Design axi_slave, start of the top module:
module axi_slave #(
    parameter AXI_ID_WD   = 2,
    parameter AXI_DATA_WD = 32,
    parameter AXI_ADDR_WD = 32,
    parameter AXI_STRB_WD = 4
    )(
    input                      S_AXI_ACLK,
    input                      S_AXI_ARESETN,
    input  [AXI_ADDR_WD-1 : 0] S_AXI_AWADDR,
    input  [AXI_ID_WD-1   : 0] S_AXI_AWID,
    input  [1 : 0]             S_AXI_AWBURST,
    input  [2 : 0]             S_AXI_AWSIZE,
    input  [7 : 0]             S_AXI_AWLEN,
    input                      S_AXI_AWVALID,
    output                     S_AXI_AWREADY,
    input  [AXI_DATA_WD-1 : 0] S_AXI_WDATA,
    input  [AXI_STRB_WD-1 : 0] S_AXI_WSTRB,
    input                      S_AXI_WLAST,
    input                      S_AXI_WVALID,
    output                     S_AXI_WREADY,
    output [AXI_ID_WD-1   : 0] S_AXI_BID,
    output [1 : 0]             S_AXI_BRESP,
    output                     S_AXI_BVALID,
    input                      S_AXI_BREADY,
    input  [AXI_ADDR_WD-1 : 0] S_AXI_ARADDR,
    input  [AXI_ID_WD-1   : 0] S_AXI_ARID,
    input  [1 : 0]             S_AXI_ARBURST,
    input  [2 : 0]             S_AXI_ARSIZE,
    input  [7 : 0]             S_AXI_ARLEN,
    input                      S_AXI_ARVALID,
    output                     S_AXI_ARREADY,
    output [AXI_DATA_WD-1 : 0] S_AXI_RDATA,
    output                     S_AXI_RLAST,
    output [AXI_ID_WD-1   : 0] S_AXI_RID,
    output [1 : 0]             S_AXI_RRESP,
    output                     S_AXI_RVALID,
    input                      S_AXI_RREADY
    );
For scale: roughly 6800 cells after synthesis, ~2100 flip-flops, about 180 I/O pins, ~0.088 mm² of cells after synthesis.
Settings: LEC_CHECK=0, ABC_AREA=1, CAP_MARGIN=20, CELL_PAD_IN_SITES_DETAIL_PLACEMENT=2, CELL_PAD_IN_SITES_GLOBAL_PLACEMENT=4, CORE_MARGIN=2, CORE_UTILIZATION=30, CTS_CLUSTER_DIAMETER=219, GPL_TIMING_DRIVEN=0, HOLD_SLACK_MARGIN=0.19, MAX_ROUTING_LAYER=met5, MIN_ROUTING_LAYER=met2, PLACE_DENSITY=0.5, SETUP_SLACK_MARGIN=-0.63, SLEW_MARGIN=20; clock period 6.82 ns.
run.sh (not shown) runs the stock make flow with config.mk's settings and CLKGATE_MAP_FILE=.
The first run finished with setup timing left.
Rerun with:
- ABC_AREA: 1 -> default
- CORE_UTILIZATION: 30 -> 51
- CTS_CLUSTER_DIAMETER: 219 -> 396
- CTS_CLUSTER_SIZE: default -> 98
- GPL_TIMING_DRIVEN: 0 -> default
- HOLD_SLACK_MARGIN: 0.19 -> default
- MAX_ROUTING_LAYER: met5 -> default
- MIN_ROUTING_LAYER: met2 -> default
- SETUP_SLACK_MARGIN: -0.63 -> 2.52
- clock period: 6.82 -> 11.1 ns (I/O delays scaled with it)
With this change the flow did not get past detailed placement (DPL-0033).
Die area goes down by well over a third.
Area after synthesis goes down slightly.
Synthesized cell count falls by a quarter to a third.
Rerun with:
- CELL_PAD_IN_SITES_DETAIL_PLACEMENT: 2 -> 0
- CORE_UTILIZATION: 51 -> 53
- CTS_CLUSTER_DIAMETER: 396 -> default
- CTS_CLUSTER_SIZE: 98 -> default
- PLACE_DENSITY: 0.5 -> default
- SETUP_SLACK_MARGIN: 2.52 -> default
- clock period: 11.1 -> 4.92 ns (I/O delays scaled with it)
Result: Now the flow produced a layout that fails on antenna rules, setup timing. Area after synthesis is unchanged. Die area went down by 3.7%. Synthesized cell count stays the same.
Rerun with:
- CORE_UTILIZATION: 53 -> 57
- CTS_CLUSTER_DIAMETER: default -> 379
- CTS_CLUSTER_SIZE: default -> 15
- TNS_END_PERCENT: default -> 5
- clock period: 4.92 -> 4.31 ns (I/O delays scaled with it)
What happened: The changed run finished but fails on setup timing; worst hold slack is better by 8.3 ps; cell area is lower by 2.1%; total power rises by 4.2%; wire length decreases by 4.4%.

* * *

axi_slave again, from the RTL that the note above started with.
Settings: LEC_CHECK=0, CAP_MARGIN=40, CELL_PAD_IN_SITES_DETAIL_PLACEMENT=1, CELL_PAD_IN_SITES_GLOBAL_PLACEMENT=2, CORE_MARGIN=2, CORE_UTILIZATION=20, CTS_CLUSTER_SIZE=76, MAX_ROUTING_LAYER=met5, MIN_ROUTING_LAYER=met2, SLEW_MARGIN=35, TNS_END_PERCENT=45; clock period 8.73 ns.
Rerun with:
==> flow/config.mk (replaced) <==
export PLATFORM = sky130hd
export DESIGN_NAME = axi_slave
export DESIGN_NICKNAME = axi_slave
export VERILOG_FILES = /design/flow/design.v
export SDC_FILE = /design/flow/constraint.sdc
export NUM_CORES = 4
export LEC_CHECK = 0
export CAP_MARGIN = 20
export CORE_MARGIN = 2
export CORE_UTILIZATION = 72
export CTS_CLUSTER_SIZE = 40
export SETUP_SLACK_MARGIN = 1.29
export SLEW_MARGIN = 20
==> flow/constraint.sdc (replaced) <==
create_clock -name core_clock -period 5.1 [get_ports {S_AXI_ACLK}]
set_input_delay 1.0200 -clock core_clock [delete_from_list [all_inputs] [get_ports {S_AXI_ACLK}]]
set_output_delay 1.0200 -clock core_clock [all_outputs]
set_load 0.01 [all_outputs]
After rerunning:
- Now the flow reached the layout checks and failed them: negative setup slack
- register-to-register slack got worse by 2.6 ns
- cell area drops by 2.9%
- worst setup slack got worse by 1.3 ns
Rerun with:
--- a/flow/config.mk
+++ b/flow/config.mk
@@ -8,0 +9,2 @@
+export CELL_PAD_IN_SITES_DETAIL_PLACEMENT = 2
+export CELL_PAD_IN_SITES_GLOBAL_PLACEMENT = 4
@@ -10,3 +12,2 @@
-export CORE_UTILIZATION = 72
-export CTS_CLUSTER_SIZE = 40
-export SETUP_SLACK_MARGIN = 1.29
+export CORE_UTILIZATION = 30
+export PLACE_DENSITY = 0.5
==> flow/constraint.sdc (replaced) <==
create_clock -name core_clock -period 10.0 [get_ports {S_AXI_ACLK}]
set_input_delay 2.0000 -clock core_clock [delete_from_list [all_inputs] [get_ports {S_AXI_ACLK}]]
set_output_delay 2.0000 -clock core_clock [all_outputs]
set_load 0.01 [all_outputs]
Effect: This time the run completed with no timing, DRC or antenna violations; total power went down by 48%; design area is lower by 0.65%; clock skew stays flat; wire length increases by 12%; global-route usage came out lower by 20 points; sequential power goes down by 49%; critical path depth shrinks by 3; hold slack barely changes; worst setup slack improved by 2.1 ns; flip-flop count stays the same; cell count grows by 28%.
Rerun with:
--- a/flow/config.mk
+++ b/flow/config.mk
@@ -9 +9 @@
-export CELL_PAD_IN_SITES_DETAIL_PLACEMENT = 2
+export CELL_PAD_IN_SITES_DETAIL_PLACEMENT = 0
@@ -12 +12 @@
-export CORE_UTILIZATION = 30
+export CORE_UTILIZATION = 47
==> flow/constraint.sdc (replaced) <==
create_clock -name core_clock -period 5.85 [get_ports {S_AXI_ACLK}]
set_input_delay 1.1700 -clock core_clock [delete_from_list [all_inputs] [get_ports {S_AXI_ACLK}]]
set_output_delay 1.1700 -clock core_clock [all_outputs]
set_load 0.01 [all_outputs]
Result:
- wire length decreases by 18%
- clock power goes up by 48%
- power rises by about 65%
- clock skew drops by 0.0030 ns
- final cell count is lower by about 14%
- synthesized cell count does not change
- setup slack gets worse by 1.3 ns
- first-iteration DRC count went up by about 35%
- global-route usage rose by 5.5 points
- hold slack gets better by 0.0073 ns
Rerun with:
--- a/flow/config.mk
+++ b/flow/config.mk
@@ -10 +10 @@
-export CELL_PAD_IN_SITES_GLOBAL_PLACEMENT = 4
+export CELL_PAD_IN_SITES_GLOBAL_PLACEMENT = 0
@@ -12 +12,2 @@
-export CORE_UTILIZATION = 47
+export CORE_UTILIZATION = 70
+export CTS_CLUSTER_SIZE = 15
==> flow/constraint.sdc (replaced) <==
create_clock -name core_clock -period 4.76 [get_ports {S_AXI_ACLK}]
set_input_delay 0.9520 -clock core_clock [delete_from_list [all_inputs] [get_ports {S_AXI_ACLK}]]
set_output_delay 0.9520 -clock core_clock [all_outputs]
set_load 0.01 [all_outputs]
Outcome: The changed run completed and failed the layout checks on negative setup slack. Clock-buffer cell count is lower by 20. Combinational power is higher by about 30%. Non-clock buffer count is higher by 225.
Rerun with:
--- a/flow/config.mk
+++ b/flow/config.mk
@@ -12 +12 @@
-export CORE_UTILIZATION = 70
+export CORE_UTILIZATION = 72
@@ -14 +14,2 @@
-export PLACE_DENSITY = 0.5
+export PLACE_DENSITY_LB_ADDON = 0.01
+export SETUP_SLACK_MARGIN = 1.36
The new run produced a layout that fails on negative setup slack. Global-route usage climbs by 2.5 points. Via count climbs by 3.7%. Clock power climbs by about 3%. Total power climbs by about 2.7%.
Power is estimated from default activity; no workload was simulated.
